## Sine_wave
module Sine_wave
    #(
        parameter DATA_WIDTH    = 12,
        parameter ANGLE_WIDTH   = 16
    )(
    input                       clk,
    input                       reset,
    input                       ce,
    input  [DATA_WIDTH:0]       ampl,  
    input  [ANGLE_WIDTH-1:0]    step,  
    output [DATA_WIDTH:0]    sin_wave,
    output [DATA_WIDTH:0]    cos_wave   
);
localparam  MID_LVL = 2 << (DATA_WIDTH-1);
localparam angle_90 = 51315; 
wire signed [DATA_WIDTH:0] Xo_cordic, Yo_cordic;
reg [ANGLE_WIDTH-1:0] angle ;
wire [1:0] quarter;
localparam QUARTER_1 = 0;
localparam QUARTER_2 = 1;
localparam QUARTER_3 = 2;
localparam QUARTER_4 = 3;
reg [2:0] state;
cordic # (
    .DATA_WIDTH    (DATA_WIDTH),
    .ANGLE_WIDTH   (ANGLE_WIDTH)
    ) cordic ( 
    .clk        ( clk), 
    .rst        ( reset      ),
    .x_i        ( ampl       ), 
    .quarter_in ( state      ),
    .theta_i    ( angle      ),
    .x_o        ( Xo_cordic  ), 
    .y_o        ( Yo_cordic  ),
    .quarter_out( quarter    )
);
assign sin_wave = (quarter == QUARTER_1) | (quarter == QUARTER_2) ? MID_LVL + Yo_cordic : MID_LVL -Yo_cordic;
assign cos_wave = (quarter == QUARTER_1) | (quarter == QUARTER_4) ? MID_LVL + Xo_cordic : MID_LVL -Xo_cordic;
always@(posedge clk)begin
    if (!ce) begin
    end else if (reset) begin
        state <= QUARTER_1;
        angle <= 0;
    end else begin
        case (state)
            QUARTER_1: begin
                if (angle < angle_90 - step)
                    angle <= angle + step;
                else begin
                    state <= QUARTER_2;
                end
            end
            QUARTER_2: begin
                if (angle > step)
                    angle <= angle - step;
                else begin
                    state <= QUARTER_3;
                end
            end
            QUARTER_3: begin
                if (angle < angle_90 - step)
                    angle <= angle + step;
                else begin
                    state <= QUARTER_4;
                end
            end
            QUARTER_4: begin
                if (angle > step)
                    angle <= angle - step;
                else begin
                    state <= QUARTER_1;
                end
            end
        endcase
    end
end
  ...
Size: about 7400 cells after synthesis, about 720 flip-flops, roughly 58 I/O pins, about 51000 sq um of cells after synthesis.
==> flow/config.mk <==
export PLATFORM = sky130hd
export DESIGN_NAME = Sine_wave
export DESIGN_NICKNAME = Sine_wave
export VERILOG_FILES = /design/flow/design.v
export SDC_FILE = /design/flow/constraint.sdc
export NUM_CORES = 4
export LEC_CHECK = 0
export ABC_AREA = 1
export CAP_MARGIN = 5
export CELL_PAD_IN_SITES_DETAIL_PLACEMENT = 2
export CORE_ASPECT_RATIO = 0.99
export CORE_MARGIN = 6
export CORE_UTILIZATION = 40
export CTS_CLUSTER_DIAMETER = 179
export GPL_ROUTABILITY_DRIVEN = 0
export PLACE_DENSITY_LB_ADDON = 0.16
export SLEW_MARGIN = 30
==> flow/constraint.sdc <==
create_clock -name core_clock -period 3.53 [get_ports {clk}]
set_input_delay 0.7060 -clock core_clock [delete_from_list [all_inputs] [get_ports {clk}]]
set_output_delay 0.7060 -clock core_clock [all_outputs]
set_load 0.01 [all_outputs]
run.sh (not shown) runs the stock make flow with config.mk's settings and CLKGATE_MAP_FILE=.
The starting point stopped in global routing (5_1_grt) (GRT-0116).
==> next run, changes <==
==> flow/config.mk (replaced) <==
export PLATFORM = sky130hd
export DESIGN_NAME = Sine_wave
export DESIGN_NICKNAME = Sine_wave
export VERILOG_FILES = /design/flow/design.v
export SDC_FILE = /design/flow/constraint.sdc
export NUM_CORES = 4
export LEC_CHECK = 0
export CAP_MARGIN = 20
export CORE_MARGIN = 2
export CORE_UTILIZATION = 65
export SLEW_MARGIN = 20
==> flow/constraint.sdc (replaced) <==
create_clock -name core_clock -period 2.34 [get_ports {clk}]
set_input_delay 0.4680 -clock core_clock [delete_from_list [all_inputs] [get_ports {clk}]]
set_output_delay 0.4680 -clock core_clock [all_outputs]
set_load 0.01 [all_outputs]
Result:
- Now the flow ended with an error in clock tree synthesis (4_1_cts)
- die size decreases by well over a third
- synthesized cell count is lower by about a fifth
- area after synthesis went down by a few percent

========
Sine_wave again, from the RTL that the note above started with.
Settings: LEC_CHECK=0, ABC_AREA=1, CAP_MARGIN=20, CORE_MARGIN=2, CORE_UTILIZATION=72, CTS_CLUSTER_DIAMETER=321, CTS_CLUSTER_SIZE=98, PLACE_DENSITY_LB_ADDON=0.04, SETUP_SLACK_MARGIN=-0.25, SLEW_MARGIN=20, TNS_END_PERCENT=10; clock period 2.4 ns.
The baseline died in global routing (5_1_grt).
Rerun with:
Settings changed: CORE_UTILIZATION 72 to 40, CTS_CLUSTER_DIAMETER 321 to unset, CTS_CLUSTER_SIZE 98 to unset, GPL_ROUTABILITY_DRIVEN set to 0, PLACE_DENSITY_LB_ADDON 0.04 to unset, SETUP_SLACK_MARGIN -0.25 to unset, TNS_END_PERCENT 10 to unset.
Clock period 2.4 ns to 3.53 ns, I/O delays scaled along.
What happened: The changed run finished clean. Area after synthesis does not change. Die size rose by 79%. Synthesized cell count is unchanged.
Rerun with:
Settings changed: ABC_AREA 1 to unset, GPL_ROUTABILITY_DRIVEN 0 to unset, HOLD_SLACK_MARGIN set to 0.3, SETUP_SLACK_MARGIN set to 0.09.
Clock period 3.53 ns to 5.0 ns, I/O delays scaled along.
What happened:
- worst setup slack gets better by 620 ps
- critical path depth grows by 6
- register-to-register slack improved by 420 ps
- global-route usage decreases by 2.5 points
- routed wire length went down by about a fifth
- cell count fell by about a fifth
- clock-buffer cell count drops by 4
- via count goes down by about a fifth

========
Starting RTL as in the previous note.
make LEC_CHECK=0 ABC_AREA=1 CAP_MARGIN=20 CELL_PAD_IN_SITES_DETAIL_PLACEMENT=2 CELL_PAD_IN_SITES_GLOBAL_PLACEMENT=3 CORE_ASPECT_RATIO=0.99 CORE_MARGIN=2 CORE_UTILIZATION=40 CTS_CLUSTER_DIAMETER=179 GPL_ROUTABILITY_DRIVEN=0 GPL_TIMING_DRIVEN=0 PLACE_DENSITY_LB_ADDON=0.16 SLEW_MARGIN=30 finish   # period 3.53 ns
Change:
Settings changed: ABC_AREA 1 to default, CELL_PAD_IN_SITES_DETAIL_PLACEMENT 2 to default, CELL_PAD_IN_SITES_GLOBAL_PLACEMENT 3 to default, CORE_ASPECT_RATIO 0.99 to default, CTS_CLUSTER_DIAMETER 179 to default, GPL_ROUTABILITY_DRIVEN 0 to default, GPL_TIMING_DRIVEN 0 to default, PLACE_DENSITY_LB_ADDON 0.16 to default, SLEW_MARGIN 30 to 20.
Clock period 3.53 ns to 3.1 ns, I/O delays scaled along.
Effect:
- The new run finished but fails on negative setup slack
- hold slack loses 6.4 ps
- cell area goes up by about a fifth
- area after synthesis goes down by a few percent
- final cell count goes down by a little under a tenth
- via count goes down by about a fifth

========
maple:
Starting RTL as in the previous note.
make LEC_CHECK=0 CAP_MARGIN=20 CORE_MARGIN=2 CORE_UTILIZATION=70 CTS_CLUSTER_DIAMETER=358 CTS_CLUSTER_SIZE=32 HOLD_SLACK_MARGIN=0.29 SLEW_MARGIN=20 finish   # period 2.34 ns
maple failed in clock tree synthesis (4_1_cts) with DPL-0038.
Input-level comparison between amber and maple:
- CTS_CLUSTER_DIAMETER: 358 -> unset
- CTS_CLUSTER_SIZE: 32 -> 41
- CELL_PAD_IN_SITES_DETAIL_PLACEMENT: unset -> 0
- HOLD_SLACK_MARGIN: 0.29 -> unset
- the clock period (ns, I/O delays scaled along): 2.34 -> 4.0
### Flow results
Against maple as the reference, amber delivers a lower last weighted congestion value of the routability-driven placer.
Per the comparison of amber with maple, post-synthesis share of cell area spent on and, or, nand and nor gates did not really move, pre-CTS setup slack shows an increase of 1.01 ns, number of rows in the core area flat, core outline area ~0 delta, placed cell count now smaller.
amber finished end to end and its layout was clean on timing, DRC and antenna.
Mean post-synth cell area came out exactly the same in maple and amber.
Input-level comparison between harbor and amber:
- clearing CTS_CLUSTER_SIZE, which used to be 41
- clearing CELL_PAD_IN_SITES_DETAIL_PLACEMENT, which used to be 0
- swapping 70 for 40 in CORE_UTILIZATION
- swapping 4.0 for 4.32 in the clock period (ns, I/O delays scaled along)
Results
- Re via count normalized by instance count: amber and harbor aren't equal, and the lower value belongs to harbor.
- amber reports its worst setup path startpoint as cordic.genblk1[0].rotator.z_o[9] while harbor reports cordic.genblk1[15].rotator.x_o[0].
- [harbor] global-route wire length before repair rose about 0.9% relative to amber
- Comparing amber and harbor, the lower total buffers and inverters traversed by the critical path is on amber.
- Compared with amber, harbor ends up with more cell area.
- Summary: with amber as the reference, overall routed net length in harbor moved down slightly.
- Summary — mean routed wirelength per cell, harbor relative to amber: lower, by about 10%.
- harbor closes out successfully: all stages finished, all timing, DRC and antenna checks passed.
Here is what was changed in the inputs of zinc compared with harbor.
- an added SETUP_SLACK_MARGIN of -0.07
- a change of CORE_UTILIZATION from 40 to 72
- an added CTS_CLUSTER_DIAMETER of 53
- a change of the clock period (ns, I/O delays scaled along) from 4.32 to 3.39
## What came out
zinc: all stages done; final checks FAILED (negative setup slack). For design area, dividing the value from zinc by the value from harbor gives 1.06. Summary — sequential share of layout area, zinc relative to harbor: lower, by 1.6 points.

========
Setup of red:
The RTL this note starts from:
==> flow/design.v <==
`timescale 1ns / 1ps
module rotator
    #( 
    parameter DATA_WIDTH    = 12,
    parameter ANGLE_WIDTH   = 16,
    parameter ROTATOR_NUMBER = 1
    )(  
    input                                   clk,
    input                                   rst,
    input  wire signed [DATA_WIDTH:0]       x_i,
    input  wire signed [DATA_WIDTH:0]       y_i,
    input  wire signed [ANGLE_WIDTH:0]      z_i,
    input              [1:0]                quarter_in,
    input  wire        [ANGLE_WIDTH:0]      atan,
    output reg signed  [DATA_WIDTH:0]       x_o,
    output reg signed  [DATA_WIDTH:0]       y_o,
    output reg signed  [ANGLE_WIDTH:0]      z_o,
    output reg         [1:0]                quarter_out
);
wire signed [DATA_WIDTH:0] shifted_x;
wire signed [DATA_WIDTH:0] shifted_y;
assign shifted_x = x_i >>> ROTATOR_NUMBER;
assign shifted_y = y_i >>> ROTATOR_NUMBER;
always@(posedge clk)begin
    if (rst) begin
        x_o <= 0;
        y_o <= 0;
        z_o <= 0;
        quarter_out <=0;
    end else begin
        quarter_out <= quarter_in;
        if (z_i > 0) begin
            x_o <= x_i - shifted_y;
            y_o <= y_i + shifted_x;
            z_o <= z_i - atan;
        end else begin
            x_o <= x_i + shifted_y;
            y_o <= y_i - shifted_x;
            z_o <= z_i + atan;
        end
    end
end
endmodule
`timescale 1ns / 1ps
module cordic#(
    parameter DATA_WIDTH    = 12,
    parameter ANGLE_WIDTH   = 16
    )(
    input                           clk,
    input                           rst,
    input  signed [DATA_WIDTH:0]    x_i,
    input         [1:0]             quarter_in,
    input         [ANGLE_WIDTH-1:0]   theta_i,  
    output signed [DATA_WIDTH:0]    x_o,
    output signed [DATA_WIDTH:0]    y_o,
    output        [1:0]             quarter_out
    );
parameter ROTATORS_COUNT = 16;
genvar i;
wire signed   [DATA_WIDTH:0]  x_wire     [ROTATORS_COUNT:0]; 
wire signed   [DATA_WIDTH:0]  y_wire     [ROTATORS_COUNT:0]; 
wire signed   [ANGLE_WIDTH:0] z_wire     [ROTATORS_COUNT:0]; 
wire          [1:0]           quarter    [ROTATORS_COUNT:0]; 
assign x_wire[0][DATA_WIDTH:0] = x_i[DATA_WIDTH:0];
assign y_wire[0][DATA_WIDTH:0] = 0;
assign z_wire[0][ANGLE_WIDTH:0] = theta_i[ANGLE_WIDTH-1:0];
assign quarter[0][1:0] = quarter_in[1:0];
assign x_o[DATA_WIDTH:0] = x_wire[ROTATORS_COUNT][DATA_WIDTH:0];
assign y_o[DATA_WIDTH:0] = y_wire[ROTATORS_COUNT][DATA_WIDTH:0];
assign quarter_out[1:0] = quarter[ROTATORS_COUNT][1:0];
generate
    for(i=0; i < ROTATORS_COUNT; i = i + 1) begin
        rotator
        #( 
        .DATA_WIDTH    (DATA_WIDTH),
        .ANGLE_WIDTH   (ANGLE_WIDTH),
        .ROTATOR_NUMBER(i)
        ) rotator (  
        .clk        ( clk ),
        .rst        ( rst ),
        .x_i        ( x_wire[i][DATA_WIDTH:0]   ),
        .y_i        ( y_wire[i][DATA_WIDTH:0]   ),
        .z_i        ( z_wire[i][ANGLE_WIDTH:0]  ),
        .quarter_in (quarter[i]                 ),
        .atan       ( tanangle(i)               ),
        .x_o        ( x_wire[i+1][DATA_WIDTH:0] ),
        .y_o        ( y_wire[i+1][DATA_WIDTH:0] ),
        .z_o        ( z_wire[i+1][ANGLE_WIDTH:0]),
        .quarter_out( quarter[i+1]              )
        );
    end
endgenerate
function [ANGLE_WIDTH:0] tanangle;
    input [3:0] i;
begin
    case (i)
    4'b0000: tanangle = 25723;  
    4'b0001: tanangle = 15204;  
    4'b0010: tanangle = 8028;  
    4'b0011: tanangle = 4076;  
    4'b0100: tanangle = 2045;  
    4'b0101: tanangle = 1022;  
    4'b0110: tanangle = 511;  
    4'b0111: tanangle = 256;  
    4'b1000: tanangle = 128;  
    4'b1001: tanangle = 65;  
    4'b1010: tanangle = 32;  
    4'b1011: tanangle = 16;  
    4'b1100: tanangle = 8;  
    4'b1101: tanangle = 4;  
    4'b1110: tanangle = 2;  
    4'b1111: tanangle = 1;  
    endcase
    end
endfunction
endmodule
`timescale 1ns / 1ps
module Sine_wave
    #(
        parameter DATA_WIDTH    = 12,
        parameter ANGLE_WIDTH   = 16
    )(
    input                       clk,
    input                       reset,
    input                       ce,
    input  [DATA_WIDTH:0]       ampl,  
    input  [ANGLE_WIDTH-1:0]    step,  
    output [DATA_WIDTH:0]    sin_wave,
    output [DATA_WIDTH:0]    cos_wave   
);
localparam  MID_LVL = 2 << (DATA_WIDTH-1);
localparam angle_90 = 51315; 
wire signed [DATA_WIDTH:0] Xo_cordic, Yo_cordic;
reg [ANGLE_WIDTH-1:0] angle ;
wire [1:0] quarter;
localparam QUARTER_1 = 0;
localparam QUARTER_2 = 1;
localparam QUARTER_3 = 2;
localparam QUARTER_4 = 3;
reg [2:0] state;
cordic # (
    .DATA_WIDTH    (DATA_WIDTH),
    .ANGLE_WIDTH   (ANGLE_WIDTH)
    ) cordic ( 
    .clk        ( clk), 
    .rst        ( reset      ),
    .x_i        ( ampl       ), 
    .quarter_in ( state      ),
    .theta_i    ( angle      ),
    .x_o        ( Xo_cordic  ), 
    .y_o        ( Yo_cordic  ),
    .quarter_out( quarter    )
);
assign sin_wave = (quarter == QUARTER_1) | (quarter == QUARTER_2) ? MID_LVL + Yo_cordic : MID_LVL -Yo_cordic;
assign cos_wave = (quarter == QUARTER_1) | (quarter == QUARTER_4) ? MID_LVL + Xo_cordic : MID_LVL -Xo_cordic;
always@(posedge clk)begin
    if (!ce) begin
    end else if (reset) begin
        state <= QUARTER_1;
        angle <= 0;
    end else begin
        case (state)
            QUARTER_1: begin
                if (angle < angle_90 - step)
                    angle <= angle + step;
                else begin
                    state <= QUARTER_2;
                end
            end
            QUARTER_2: begin
                if (angle > step)
                    angle <= angle - step;
                else begin
                    state <= QUARTER_3;
                end
            end
            QUARTER_3: begin
                if (angle < angle_90 - step)
                    angle <= angle + step;
                else begin
                    state <= QUARTER_4;
                end
            end
            QUARTER_4: begin
                if (angle > step)
                    angle <= angle - step;
                else begin
                    state <= QUARTER_1;
                end
            end
        endcase
    end
end
endmodule
make LEC_CHECK=0 CAP_MARGIN=20 CORE_MARGIN=2 CORE_UTILIZATION=68 CTS_CLUSTER_DIAMETER=358 CTS_CLUSTER_SIZE=32 SLEW_MARGIN=20 finish   # period 2.34 ns
For red, the flow was terminated by a tool error in clock tree synthesis (4_1_cts) and produced no final design.
Modified inputs, blue compared to red
diff --git a/flow/config.mk b/flow/config.mk
--- a/flow/config.mk
+++ b/flow/config.mk
@@ -9,5 +9,3 @@
 export CORE_MARGIN = 2
-export CORE_UTILIZATION = 68
-export CTS_CLUSTER_DIAMETER = 358
-export CTS_CLUSTER_SIZE = 32
+export CORE_UTILIZATION = 21
 export SLEW_MARGIN = 20
==> flow/constraint.sdc <==
create_clock -name core_clock -period 4.32 [get_ports {clk}]
set_input_delay 0.8640 -clock core_clock [delete_from_list [all_inputs] [get_ports {clk}]]
set_output_delay 0.8640 -clock core_clock [all_outputs]
set_load 0.01 [all_outputs]
==> comparison <==
blue finished every stage and its layout cleared the timing, design-rule and antenna checks. Number of placed cells counting well taps: blue vs red up about 5%. Going from red to blue, number of cells in the yosys synthesis report saw little to no change, vertical die dimension saw an increase, die size saw an increase, die width saw an increase.
